==> flow/design.v <==
module top(
    input logic clk,         
    input logic rst,         
    output logic RGB_R,      
    output logic RGB_G,      
    output logic RGB_B       
);
    localparam CLK_FREQ = 12_000_000;  
    localparam PWM_RESOLUTION = 8;   
    localparam PWM_MAX = (1 << PWM_RESOLUTION) - 1;   
    localparam PWM_CYCLES = 256;   
    localparam DEGREES_MAX = 360;
    localparam CYCLES_PER_DEGREE = CLK_FREQ / DEGREES_MAX;   
    typedef enum logic [1:0] {
        STATE_PWM_COUNT,
        STATE_DEGREE_COUNT,
        STATE_HSV_CALC,
        STATE_PWM_OUTPUT
    } state_t;
    logic [PWM_RESOLUTION-1:0] pwm_counter;
    logic [PWM_RESOLUTION-1:0] red_pwm_value, green_pwm_value, blue_pwm_value;
    logic [31:0] degree_counter;
    logic [8:0] current_degree;
    state_t current_state;
    state_t next_state;
    always_ff @(posedge clk) begin
        if (rst) current_state <= STATE_PWM_COUNT;
        else current_state <= next_state;
    end
    always_comb begin  
        case (current_state)
            STATE_PWM_COUNT: begin
                if (degree_counter == CYCLES_PER_DEGREE - 1) begin
                    next_state = STATE_DEGREE_COUNT;
                end else begin
                    next_state = STATE_PWM_COUNT;
                end
            end
            STATE_DEGREE_COUNT: begin
                next_state = STATE_HSV_CALC;
            end
            STATE_HSV_CALC: begin
                next_state = STATE_PWM_OUTPUT;
            end
            STATE_PWM_OUTPUT: begin
                next_state = STATE_PWM_COUNT;
            end
            default: begin
                next_state = STATE_PWM_COUNT;
            end
        endcase
    end
    always_ff @(posedge clk) begin
        if (rst) begin
            pwm_counter <= 0;
            degree_counter <= 0;
            current_degree <= 0;
            red_pwm_value <= 0;
            green_pwm_value <= 0;
            blue_pwm_value <= 0;
        end else
        case (current_state)
            STATE_PWM_COUNT: begin
                pwm_counter <= pwm_counter + 1;                
                if (degree_counter == CYCLES_PER_DEGREE - 1) begin
                    degree_counter <= 0;
                end else begin
                    degree_counter <= degree_counter + 1;
                end
            end
            STATE_DEGREE_COUNT: begin
                if (current_degree == DEGREES_MAX - 1) begin
                    current_degree <= 0;
                end else begin
                    current_degree <= current_degree + 1;
                end
            end
            STATE_HSV_CALC: begin
                if (current_degree < 60) begin
                    red_pwm_value <= PWM_MAX;
                end else if (current_degree < 120) begin
                    red_pwm_value <= PWM_MAX - ((current_degree - 60) * PWM_MAX / 60);
                end else if (current_degree < 240) begin
                    red_pwm_value <= 0;
                end else if (current_degree < 300) begin
                    red_pwm_value <= (current_degree - 240) * PWM_MAX / 60;
                end else begin
                    red_pwm_value <= PWM_MAX;
                end
                if (current_degree < 60) begin
                    green_pwm_value <= current_degree * PWM_MAX / 60;
                end else if (current_degree < 180) begin
                    green_pwm_value <= PWM_MAX;
                end else if (current_degree < 240) begin
                    green_pwm_value <= PWM_MAX - ((current_degree - 180) * PWM_MAX / 60);
                end else begin
                    green_pwm_value <= 0;
                end
                if (current_degree < 120) begin
                    blue_pwm_value <= 0;
                end else if (current_degree < 180) begin
                    blue_pwm_value <= (current_degree - 120) * PWM_MAX / 60;
                end else if (current_degree < 300) begin
                    blue_pwm_value <= PWM_MAX;
                end else begin
                    blue_pwm_value <= PWM_MAX - ((current_degree - 300) * PWM_MAX / 60);
                end
            end
            STATE_PWM_OUTPUT: begin
            end
        endcase
    end
    assign RGB_R = (pwm_counter > red_pwm_value) ? 1'b1 : 1'b0;
    assign RGB_G = (pwm_counter > green_pwm_value) ? 1'b1 : 1'b0;
    assign RGB_B = (pwm_counter > blue_pwm_value) ? 1'b1 : 1'b0;
endmodule
Settings: LEC_CHECK=0, CAP_MARGIN=5, CORE_MARGIN=2, CORE_UTILIZATION=72, CTS_CLUSTER_DIAMETER=368, CTS_CLUSTER_SIZE=36, PLACE_DENSITY=0.78, SETUP_SLACK_MARGIN=-0.76, SLEW_MARGIN=20; clock period 11.0 ns.
run.sh (not shown) runs the stock make flow with config.mk's settings and CLKGATE_MAP_FILE=.
The first run finished but failed the layout checks on setup timing.
==> next run, changes <==
==> flow/config.mk (replaced) <==
export PLATFORM = sky130hd
export DESIGN_NAME = top
export DESIGN_NICKNAME = top
export VERILOG_FILES = /design/flow/design.v
export SDC_FILE = /design/flow/constraint.sdc
export NUM_CORES = 4
export LEC_CHECK = 0
export CAP_MARGIN = 20
export CORE_MARGIN = 2
export CORE_UTILIZATION = 72
export CTS_CLUSTER_DIAMETER = 363
export PLACE_DENSITY_LB_ADDON = 0.0
export SLEW_MARGIN = 20
export TNS_END_PERCENT = 5
==> flow/constraint.sdc (replaced) <==
create_clock -name core_clock -period 10.8 [get_ports {clk}]
set_input_delay 2.1600 -clock core_clock [delete_from_list [all_inputs] [get_ports {clk}]]
set_output_delay 2.1600 -clock core_clock [all_outputs]
set_load 0.01 [all_outputs]
Outcome: The new run ran to the end with violations: setup timing; total power goes up by 0.31%; hold slack gains 0.045 ns; area after synthesis stays the same; worst setup slack gains 0.016 ns; count of clock-buffer cells in the layout stays the same; fmax goes up by 1.9%; clock skew stays flat; cell area goes up by 7.5%; sequential share of layout area goes down by 0.43 points; cell count goes up by 4.0%.
==> next run, changes <==
--- a/flow/config.mk
+++ b/flow/config.mk
@@ -10,4 +10,3 @@
 export CORE_UTILIZATION = 72
-export CTS_CLUSTER_DIAMETER = 363
-export PLACE_DENSITY_LB_ADDON = 0.0
+export CTS_CLUSTER_DIAMETER = 391
 export SLEW_MARGIN = 20
==> flow/constraint.sdc (replaced) <==
create_clock -name core_clock -period 10.6 [get_ports {clk}]
set_input_delay 2.1200 -clock core_clock [delete_from_list [all_inputs] [get_ports {clk}]]
set_output_delay 2.1200 -clock core_clock [all_outputs]
set_load 0.01 [all_outputs]
Result:
- The changed run finished but failed the layout checks on setup timing
- register-to-register slack degrades by 0.50 ns
- final area rose slightly
- critical path depth falls by 2
- worst setup slack got worse by 0.50 ns

// top: RTL as listed in full above, without the edits since
clock: 14.0 ns
lec_check: 0
abc_area: 1
cap_margin: 20
core_margin: 2
core_utilization: 72
cts_cluster_size: 81
place_density_lb_addon: 0.23
slew_margin: 20
The starting point produced a clean layout.
Rerun with:
ABC_AREA = not set   (was 1)
CTS_CLUSTER_SIZE = not set   (was 81)
PLACE_DENSITY_LB_ADDON = 0.0   (was 0.23)
clock period = 11.0 ns   (was 14.0 ns; I/O delays follow)
With this change the flow finished but fails on negative setup slack.
Utilization grows by 11 points.
Die area grows by about 0.64%.
Clock power grows by 22%.
Via count grows by 9.0%.
Worst hold slack improved by 0.015 ns.
Synthesized cell count shrinks by 12%.
Setup slack got worse by 1.7 ns.
Power grows by 25%.
Routed wire length grows by 19%.
Rerun with:
CTS_CLUSTER_SIZE = 10   (was not set)
PLACE_DENSITY_LB_ADDON = not set   (was 0.0)
SETUP_SLACK_MARGIN = -0.39   (was not set)
The changed run reached the layout checks and failed them: negative setup slack.
Global-route usage goes down by 0.95 points.
Clock power goes down by a few percent.
Die area stays the same.
Via count goes down by a few percent.
Clock skew is about the same.
Sequential share of layout area goes up by 0.29 points.
Rerun with:
ABC_AREA = 0   (was not set)
CTS_CLUSTER_DIAMETER = 398   (was not set)
PLACE_DENSITY = 0.4   (was not set)
SETUP_SLACK_MARGIN = 1.49   (was -0.39)
clock period = 5.07 ns   (was 11.0 ns; I/O delays follow)
Now the flow stopped in clock tree synthesis.
Die area is unchanged.
Area after synthesis is unchanged.
Synthesized cell count stays the same.

Starts from the design.v that is shown in full above.
Settings: LEC_CHECK=0, ABC_AREA=1, CAP_MARGIN=20, CORE_ASPECT_RATIO=0.5, CORE_MARGIN=2, CORE_UTILIZATION=72, CTS_CLUSTER_DIAMETER=397, CTS_CLUSTER_SIZE=95, HOLD_SLACK_MARGIN=0.28, PLACE_DENSITY=0.4, SLEW_MARGIN=20, TNS_END_PERCENT=10; clock period 9.65 ns.
The baseline ended with an error in global routing (5_1_grt).
Rerun with:
- ABC_AREA: 1 -> unset
- CORE_ASPECT_RATIO: 0.5 -> unset
- CORE_UTILIZATION: 72 -> 29
- CTS_CLUSTER_DIAMETER: 397 -> unset
- CTS_CLUSTER_SIZE: 95 -> unset
- HOLD_SLACK_MARGIN: 0.28 -> unset
- PLACE_DENSITY: 0.4 -> unset
- TNS_END_PERCENT: 10 -> unset
- clock period: 9.65 -> 13.3 ns (I/O delays scaled with it)
=> The new run passed the timing, design-rule and antenna checks; area after synthesis grows by 0.65%; die size came out higher by 140%; synthesized cell count falls by 12%.
Rerun with:
- CORE_UTILIZATION: 29 -> 40
- CTS_CLUSTER_DIAMETER: unset -> 398
- CTS_CLUSTER_SIZE: unset -> 92
- TNS_END_PERCENT: unset -> 10
- clock period: 13.3 -> 14.0 ns (I/O delays scaled with it)
- The changed run completed with no timing, DRC or antenna violations
- power drops by roughly a tenth
- wire length climbs slightly
- global-route usage climbs by 6.7 points
- non-clock buffer count drops by 16
- maximum frequency drops by a few percent
- area after synthesis stays the same
Rerun with:
- ABC_AREA: unset -> 1
- CORE_UTILIZATION: 40 -> 57
- CTS_CLUSTER_DIAMETER: 398 -> unset
- CTS_CLUSTER_SIZE: 92 -> unset
- TNS_END_PERCENT: 10 -> unset
- clock period: 14.0 -> 9.65 ns (I/O delays scaled with it)
Effect:
- Now the flow completed, yet does not pass: setup timing
- worst setup slack is worse by 1700 ps
- design area went up by 24%
- die size is lower by 30%
- non-clock buffer count is higher by 398
Rerun with:
- CORE_UTILIZATION: 57 -> 72
- CTS_CLUSTER_DIAMETER: unset -> 398
- PLACE_DENSITY: unset -> 0.35
- clock period: 9.65 -> 5.07 ns (I/O delays scaled with it)
Outcome: This time the run did not get past clock tree synthesis (4_1_cts) (DPL-0033); area after synthesis is unchanged; die area goes down by 20%; synthesized cell count does not change.

## build 7
RTL: the design.v shown in full above, as it stands there.
clock: 10.2 ns
lec_check: 0
abc_area: 0
cap_margin: 40
cell_pad_in_sites_detail_placement: 2
core_margin: 2
core_utilization: 26
gpl_routability_driven: 0
max_routing_layer: met5
min_routing_layer: met2
place_density: 0.62
slew_margin: 20
The flow ended early for build 7: it failed with a tool error in 5_1_grt.
Inputs modified between build 7 and build 93:
- putting CORE_ASPECT_RATIO at 0.5 where nothing was set
- swapping met2 for met1 in MIN_ROUTING_LAYER
- putting CTS_CLUSTER_SIZE at 91 where nothing was set
- swapping 26 for 59 in CORE_UTILIZATION
- swapping 2 for 0 in CELL_PAD_IN_SITES_DETAIL_PLACEMENT
- clearing GPL_ROUTABILITY_DRIVEN, which used to be 0
- putting CTS_CLUSTER_DIAMETER at 282 where nothing was set
- putting TNS_END_PERCENT at 10 where nothing was set
--- outcome ---
To summarise build 93: no stage aborted, but the layout did not pass its checks, failing on setup timing. Post-placement cell area is higher on build 7. Going from build 7 to build 93, core box area shrinks by 56%. Diff build 93 and build 7: total die size lower in build 93.
Inputs modified between build 93 and build 58:
- a deleted CTS_CLUSTER_DIAMETER that had been 282
- a change of CORE_UTILIZATION from 59 to 72
- a deleted TNS_END_PERCENT that had been 10
- a deleted PLACE_DENSITY that had been 0.62
- a change of CTS_CLUSTER_SIZE from 91 to 79
- a change of CORE_ASPECT_RATIO from 0.5 to 0.92
- an added PLACE_DENSITY_LB_ADDON of 0.0
- a change of the clock period (ns, I/O delays scaled along) from 10.2 to 10.8
[summary]
- NOTE: area occupied by multi-input gates in build 58 falls short of that of build 93
- Comparing the two runs side by side, build 58 comes out behind build 93 on minimum period implied by the final worst setup slack.
- Min logic share of the area across build 58 and build 93: build 93
- Post-detailed-routing wire length ends up higher on build 58.
- When the final numbers for build 58 and build 93 were put side by side, the register-to-register slack turned out to be greater in build 58.
- Layout overhead on the synthesized area (lower): build 58
- STATUS run=build 58 STAGES=ALL_DONE FINAL_CHECKS=FAILED CAUSE=setup timing
- Going from build 93 to build 58, first-pass GRT wire length has increased; met1 usage in global routing has increased; transition time of the tightest slew-check pin has decreased; floorplan die area has decreased.
Inputs modified between build 58 and build 18:
- changing CORE_UTILIZATION from 72 to 26
- removing CORE_ASPECT_RATIO (formerly 0.92)
- setting PLACE_DENSITY to 0.62 for the first time
- changing CELL_PAD_IN_SITES_DETAIL_PLACEMENT from 0 to 2
- removing CTS_CLUSTER_SIZE (formerly 79)
- removing PLACE_DENSITY_LB_ADDON (formerly 0.0)
- changing ABC_AREA from 0 to 1
- changing the clock period (ns, I/O delays scaled along) from 10.8 to 10.2
## What came out
- In build 18, the switching part of the total power came out 4.8 points above the value in build 58.
- And-or/or-and share of the synthesized area: build 18 < build 58
- Build 18 vs. build 58: arrival time at the worst endpoint went up 4620 ps; final core area utilization went down 53 points; power went up 45 uW; fmax went down 26 MHz.
- Summary — worst path required time, build 18 relative to build 58: lower, by 550 ps.
- When build 18 is set beside build 58, its setup slack turns out to be 5170 ps smaller.
- Nothing crashed in build 18 and all stages finished; the problem is that the final layout failed, the offending checks being setup timing.
- Looking at mux contribution to synthesized area across build 18 and build 58, the one that comes out higher is build 58.
Power figures rest on the tool's default switching activity, not on a simulated workload.
